build 83:
==> flow/design.v <==
module aoc_solver_top #(
    parameter WIDTH    = 32,
    parameter HEIGHT   = 32,
    parameter LOG_SIZE = 10
) (
    input         clear,
    input         clock,
    input  [31:0] reg_wdata,
    input         reg_write_strobe,
    input  [3:0]  reg_addr,
    output [31:0] reg_rdata
);
    localparam LATENCY = WIDTH + 5;
    localparam CELLS   = WIDTH * HEIGHT;
    localparam [2:0] S_START    = 3'd0;
    localparam [2:0] S_LOAD     = 3'd1;
    localparam [2:0] S_PROCESS  = 3'd2;
    localparam [2:0] S_CHECK    = 3'd3;
    localparam [2:0] S_FINISHED = 3'd4;
    reg  [LOG_SIZE-1:0] ram_write_addr;
    wire ram_write_en = reg_write_strobe & (reg_addr == 4'd3);
    wire start        = reg_write_strobe & (reg_addr == 4'd0) & reg_wdata[0];
    always @(posedge clock)
        if (clear)
            ram_write_addr <= {LOG_SIZE{1'b0}};
        else if (reg_write_strobe & (reg_addr == 4'd2))
            ram_write_addr <= reg_wdata[LOG_SIZE-1:0];
    reg [2:0]          state;
    reg [LOG_SIZE-1:0] x_count, y_count, read_addr;
    reg [15:0]         total_removed;
    reg                has_changed;
    wire in_load      = (state == S_LOAD);
    wire in_process   = (state == S_PROCESS);
    wire enable_shift = in_load | in_process;
    reg mem [0:(1<<LOG_SIZE)-1];
    reg rd_q0, rd_q1, rd_q2;
    always @(posedge clock)
        if (clear) begin
            rd_q0 <= 1'b0;
            rd_q1 <= 1'b0;
            rd_q2 <= 1'b0;
        end else begin
            rd_q0 <= mem[read_addr];
            rd_q1 <= rd_q0;
            rd_q2 <= rd_q1;
        end
    wire row0 = rd_q2;
    reg [WIDTH-1:0] line1, line2;
    wire row1 = line1[WIDTH-1];
    wire row2 = line2[WIDTH-1];
    reg r0c1, r0c2, r1c1, r1c2, r2c1, r2c2;
    always @(posedge clock)
        if (clear) begin
            line1 <= {WIDTH{1'b0}};
            line2 <= {WIDTH{1'b0}};
            {r0c1, r0c2, r1c1, r1c2, r2c1, r2c2} <= 6'd0;
        end else if (enable_shift) begin
            line1 <= {line1[WIDTH-2:0], row0};
            line2 <= {line2[WIDTH-2:0], row1};
            r0c1 <= row0; r0c2 <= r0c1;
            r1c1 <= row1; r1c2 <= r1c1;
            r2c1 <= row2; r2c2 <= r2c1;
        end
    reg [LOG_SIZE-1:0] cur_x_pipe [0:LATENCY-2];
    reg [LOG_SIZE-1:0] cur_y_pipe [0:LATENCY-2];
    reg [LOG_SIZE-1:0] waddr_pipe [0:LATENCY-1];
    integer i;
    always @(posedge clock)
        if (clear) begin
            for (i = 0; i < LATENCY - 1; i = i + 1) begin
                cur_x_pipe[i] <= {LOG_SIZE{1'b0}};
                cur_y_pipe[i] <= {LOG_SIZE{1'b0}};
            end
            for (i = 0; i < LATENCY; i = i + 1)
                waddr_pipe[i] <= {LOG_SIZE{1'b0}};
        end else begin
            cur_x_pipe[0] <= x_count;
            cur_y_pipe[0] <= y_count;
            for (i = 1; i < LATENCY - 1; i = i + 1) begin
                cur_x_pipe[i] <= cur_x_pipe[i-1];
                cur_y_pipe[i] <= cur_y_pipe[i-1];
            end
            waddr_pipe[0] <= read_addr;
            for (i = 1; i < LATENCY; i = i + 1)
                waddr_pipe[i] <= waddr_pipe[i-1];
        end
    wire [LOG_SIZE-1:0] cur_x      = cur_x_pipe[LATENCY-2];
    wire [LOG_SIZE-1:0] cur_y      = cur_y_pipe[LATENCY-2];
    wire [LOG_SIZE-1:0] write_addr = waddr_pipe[LATENCY-1];
    wire is_left   = (cur_x == 0);
    wire is_right  = (cur_x == WIDTH - 1);
    wire is_top    = (cur_y == 0);
    wire is_bottom = (cur_y == HEIGHT - 1);
    wire n_ul = r2c2 & ~(is_top | is_left);
    wire n_u  = r2c1 & ~is_top;
    wire n_ur = row2 & ~(is_top | is_right);
    wire n_l  = r1c2 & ~is_left;
    wire n_r  = row1 & ~is_right;
    wire n_dl = r0c2 & ~(is_bottom | is_left);
    wire n_d  = r0c1 & ~is_bottom;
    wire n_dr = row0 & ~(is_bottom | is_right);
    wire [3:0] count_now = n_ul + n_u + n_ur + n_l + n_r + n_dl + n_d + n_dr;
    reg [3:0] neighbours_count;
    reg       center_delayed;
    always @(posedge clock)
        if (clear) begin
            neighbours_count <= 4'd0;
            center_delayed   <= 1'b0;
        end else if (enable_shift) begin
            neighbours_count <= count_now;
            center_delayed   <= r1c1;
        end
    wire remove    = in_process & center_delayed & (neighbours_count < 4'd4);
    wire advancing = in_load | (in_process & (read_addr < CELLS));
    wire                mem_we    = ram_write_en | remove;
    wire [LOG_SIZE-1:0] mem_waddr = remove ? write_addr : ram_write_addr;
    wire                mem_wdata = remove ? 1'b0 : reg_wdata[0];
    always @(posedge clock)
        if (mem_we)
            mem[mem_waddr] <= mem_wdata;
    always @(posedge clock)
        if (clear) begin
            state         <= S_START;
            x_count       <= {LOG_SIZE{1'b0}};
            y_count       <= {LOG_SIZE{1'b0}};
            read_addr     <= {LOG_SIZE{1'b0}};
            total_removed <= 16'd0;
            has_changed   <= 1'b0;
        end else begin
            if (advancing) begin
                read_addr <= read_addr + 1'b1;
                if (x_count == WIDTH - 1) begin
                    x_count <= {LOG_SIZE{1'b0}};
                    y_count <= y_count + 1'b1;
                end else
                    x_count <= x_count + 1'b1;
            end
            case (state)
                S_START:
                    if (start) begin
                        total_removed <= 16'd0;
                        read_addr     <= {LOG_SIZE{1'b0}};
                        x_count       <= {LOG_SIZE{1'b0}};
                        y_count       <= {LOG_SIZE{1'b0}};
                        has_changed   <= 1'b0;
                        state         <= S_LOAD;
                    end
                S_LOAD:
                    if (read_addr == LATENCY - 1)
                        state <= S_PROCESS;
                S_PROCESS: begin
                    if (remove) begin
                        has_changed   <= 1'b1;
                        total_removed <= total_removed + 16'd1;
                    end
                    if (write_addr == CELLS - 1)
                        state <= S_CHECK;
                end
                S_CHECK:
                    if (has_changed) begin
                        has_changed <= 1'b0;
                        read_addr   <= {LOG_SIZE{1'b0}};
                        x_count     <= {LOG_SIZE{1'b0}};
                        y_count     <= {LOG_SIZE{1'b0}};
                        state       <= S_LOAD;
                    end else
                        state <= S_FINISHED;
                default: ;
            endcase
        end
    wire done = (state == S_FINISHED);
    assign reg_rdata = (reg_addr == 4'd1) ? {total_removed, 15'd0, done} : 32'd0;
endmodule
==> flow/config.mk <==
export PLATFORM = sky130hd
export DESIGN_NAME = aoc_solver_top
export DESIGN_NICKNAME = aoc_solver_top
export VERILOG_FILES = /design/flow/design.v
export SDC_FILE = /design/flow/constraint.sdc
export NUM_CORES = 4
export LEC_CHECK = 0
export CAP_MARGIN = 20
export CORE_MARGIN = 2
export CORE_UTILIZATION = 40
export SLEW_MARGIN = 20
==> flow/constraint.sdc <==
create_clock -name core_clock -period 2.41 [get_ports {clock}]
set_input_delay 0.4820 -clock core_clock [delete_from_list [all_inputs] [get_ports {clock}]]
set_output_delay 0.4820 -clock core_clock [all_outputs]
set_load 0.01 [all_outputs]
run.sh (not shown) runs the stock make flow with config.mk's settings and CLKGATE_MAP_FILE=.
Build 83 finished every stage; the final checks, however, were not passed, the failures being setup timing.
For build 5, these inputs were changed with respect to build 83:
Settings: CTS_CLUSTER_SIZE newly set to 21; ABC_AREA newly set to 1; CORE_UTILIZATION changed from 40 to 70; CTS_CLUSTER_DIAMETER newly set to 210; the clock period (ns, I/O delays scaled along) changed from 2.41 to 2.22.
Notes after the runs:
Build 5 -> stages 100% | layout checks FAIL | setup timing. Against build 83, build 5 comes in 0.0028 mm^2 lower on multi-input logic area. What build 5 reported for cell area has to be multiplied by 1.06 to get the figure for build 83. When the final numbers for build 83 and build 5 were put side by side, the proportion of final cell area spent on non-clock buffers turned out to be greater in build 83. Looking only at final period utilization, and setting everything else aside, the higher value of build 83 and build 5 goes to build 5. Comparing build 83 and build 5, the lower mapped cell area is on build 83. Taking build 83 as the reference, in build 5 headroom to the max-slew limit has decreased, length in cells of the worst reg-to-reg path rose 1, power share of the clock group -12 points, post-cts resize count moved down.
For build 56, these inputs were changed with respect to build 5:
Settings: a change of CTS_CLUSTER_SIZE from 21 to 14; a deleted CTS_CLUSTER_DIAMETER that had been 210; a change of CORE_UTILIZATION from 70 to 67; a deleted ABC_AREA that had been 1; a change of the clock period (ns, I/O delays scaled along) from 2.22 to 3.09.
==> comparison <==
- STATUS run=build 56 STAGES=ALL_DONE FINAL_CHECKS=FAILED CAUSE=setup timing
- Between build 5 and build 56, the flow reports power in sequential cells decreasing by more than a quarter.
- The area fraction in mux cells reported for build 56 is greater than that of build 5 by 7.7 points.
- Utilization build 5 -> build 56: down
- Number of standard cells in the final layout excluding fillers (build 56 over build 5): decrease, about 26%
- For the switching share of power, build 56 came in 0.42 points lower than build 5 did.
- Between build 56 and build 5, it is build 56 whose leakage power is lower, by 3.0 nW.
- Build 56 against build 5: critical path depth shows a reduction of 1; deepest clock path buffer count shows no meaningful change; number of detailed-route iterations in the first pass shows a reduction of 1.
- [compare] base=build 5 new=build 56: number of buffers inserted for hold repair after clock tree synthesis shows a reduction of 1; routability-driven placement congestion ratio shows no meaningful change.
The inputs of build 42 differ from those of build 56 as listed below.
Settings: CTS_CLUSTER_SIZE: 14 -> unset; CORE_UTILIZATION: 67 -> 40; the clock period (ns, I/O delays scaled along): 3.09 -> 5.0.
## What came out
Per the final summary, build 42 finished and its layout is clean on timing, DRC and antenna. Build 56 had finished all stages when the layout checks came back failing, citing setup timing. Comparing build 42 and build 56, the higher sum of negative setup slack was measured on build 42. Sequential fraction of total cell area in build 42 vs build 56: up 0.24 points. Total power, build 42 vs build 56: down by more than a quarter. Sequential-cell power consumption of build 42 falls short of that of build 56 by more than a quarter. The clock skew reported for build 42 is greater than that of build 56 by 30 ps. Build 42 — number of signal-net buffers in the layout 176 lower, build 56 as reference.
What build 55 does differently from build 42 at the input level:
Settings: putting CELL_PAD_IN_SITES_DETAIL_PLACEMENT at 2 where nothing was set; putting TNS_END_PERCENT at 80 where nothing was set; putting CORE_ASPECT_RATIO at 0.5 where nothing was set; swapping 20 for 25 in CAP_MARGIN; putting MIN_ROUTING_LAYER at met2 where nothing was set; putting CELL_PAD_IN_SITES_GLOBAL_PLACEMENT at 0 where nothing was set; putting PLACE_DENSITY_LB_ADDON at 0.03 where nothing was set; putting ABC_AREA at 0 where nothing was set; swapping 40 for 26 in CORE_UTILIZATION; swapping 2 for 10 in CORE_MARGIN; putting SETUP_SLACK_MARGIN at -0.2 where nothing was set.
Notes after the runs:
Build 55 completed end to end with timing, DRC and antenna clean. Starting density of the core is higher on build 42. Build 55 vs build 42 — die span in x rose 350 um. As far as hold path depth goes, build 42 and build 55 are indistinguishable; the numbers are identical. Compared with build 42, build 55 shows wire length per cell higher by 4.0 um. Looking at sequential share of layout area across build 42 and build 55, the one that comes out higher is build 42. Looking at number of fill cells in the layout, build 55 sits above build 42. According to the power report, total power for build 55 is higher than for build 42.
No activity file was given, so power comes from the tool's default toggle rates.
